Setup of tundra:
==> flow/design.v (excerpt) <==
module top
(
  clk,
  rst,
  x,
  en,
  epx,
  sinhx,
  coshx,
  valid
);
input             clk;
input             rst;
input      [31:0] x;
input             en;
output reg [31:0] epx;
       reg [31:0] enx;
output reg [31:0] sinhx;
output reg [31:0] coshx;
output reg        valid;
wire [2047:0] lookupp;
wire [2047:0] lookupn;
wire   [31:0] w_sinhx;
wire   [31:0] w_coshx;
wire   [63:0] w_epx;
wire   [63:0] w_enx;
wire          w_valid;
wire          validp;
wire          validn;
cordicp epos (
  .x      (x),
  .clk    (clk),
  .rst    (rst),
  .en     (en),
  .lookup (lookupp),
  .y      (w_epx),
  .valid  (validp)
);
cordicn eneg (
  .x      (x),
  .clk    (clk),
  .rst    (rst),
  .en     (en),
  .lookup (lookupn),
  .y      (w_enx),
  .valid  (validn)
);
always @ (posedge clk) begin
  if (rst == 1'b1) begin
    epx   <= 32'b0;
    enx   <= 32'b0;
    sinhx <= 32'b0;
    coshx <= 32'b0;
    valid <=  1'b0;
  end else begin
  if (validp == 1'b1)
    epx <= w_epx[47:16];
  if (validn == 1'b1)
    enx <= w_enx[47:16];
  sinhx <= w_sinhx;
  coshx <= w_coshx;
  valid <= w_valid;
  end
end
assign w_sinhx = (w_epx [47:16] - w_enx [47:16]) >> 1;
  ...
Size in the first run: ~8700 cells after synthesis, roughly 130 I/O pins, about 0.047 mm² of cells after synthesis.
make LEC_CHECK=0 ABC_AREA=1 CAP_MARGIN=20 CORE_MARGIN=2 CORE_UTILIZATION=40 CTS_CLUSTER_DIAMETER=90 MIN_ROUTING_LAYER=met2 SETUP_SLACK_MARGIN=-0.75 SLEW_MARGIN=20 finish   # period 8.0 ns
run.sh (not shown) runs the stock make flow with config.mk's settings and CLKGATE_MAP_FILE=.
Status: tundra FAILED at 5_1_grt (tool error)
### tundra -> delta
- SETUP_SLACK_MARGIN no longer set, was -0.75
- MIN_ROUTING_LAYER no longer set, was met2
- PLACE_DENSITY now 0.6, previously not set
- CTS_CLUSTER_DIAMETER no longer set, was 90
- ABC_AREA no longer set, was 1
- the clock period (ns, I/O delays scaled along) now 7.66, was 8.0
Among tundra and delta, the run that stopped before the end is tundra, and it is the only one. As the logs show, tundra stopped at 5_1_grt after a tool error, so it never reached the end of the flow. Of delta and tundra, the higher cell row count belongs to tundra. Of delta and tundra, the lower number of standard cells after synthesis belongs to delta. On synthesized cell area, delta does better than tundra. From delta to tundra, level count of the clock H-tree did not move at all. Side by side, fraction of the mapped netlist area in compound gates turned out higher in delta than in tundra. Lower post-place setup slack was reported by delta, not tundra.
> inputs changed (delta -> yarrow)
- removing PLACE_DENSITY (formerly 0.6)
- changing CORE_UTILIZATION from 40 to 58
- changing the clock period (ns, I/O delays scaled along) from 7.66 to 6.53
delta has completed all stages; timing, DRC and antenna checks passed. yarrow ended with every stage complete and zero timing, DRC or antenna violations. On yarrow: total power draw is 0.0018 W higher than what delta gave. Row last weighted congestion value of the routability-driven placer: yarrow higher / delta lower. The lower share of the cycle needed by the critical path after routing came out of delta. The final area of yarrow is higher than that of delta.
## Diff of input files: zinc against yarrow
- an added PLACE_DENSITY of 0.6
- a change of CORE_UTILIZATION from 58 to 67
- a change of the clock period (ns, I/O delays scaled along) from 6.53 to 4.06
Notes after the runs:
In terms of fraction of the mapped netlist area in adder cells, yarrow and zinc differ only marginally.
Number of rows in the core area ends up lower on zinc.
Post-synthesis cell type count essentially unchanged between zinc and yarrow.
Synthesized area came out exactly the same in zinc and yarrow.
Diff yarrow -> zinc | total cell area at the placement stage | increase of about 25%
Lower horizontal extent of the die goes to zinc over yarrow.
When zinc is measured against yarrow, its placed wire-length estimate turns out 19% higher.
Pre-CTS setup slack ends up lower on zinc.
Status: zinc FAILED at 4_1_cts (tool error)
On die area: zinc sits below yarrow.
zinc ends up with a floorplan die height that is 18 µm lower than in yarrow.
Power is estimated from default activity; no workload was simulated.
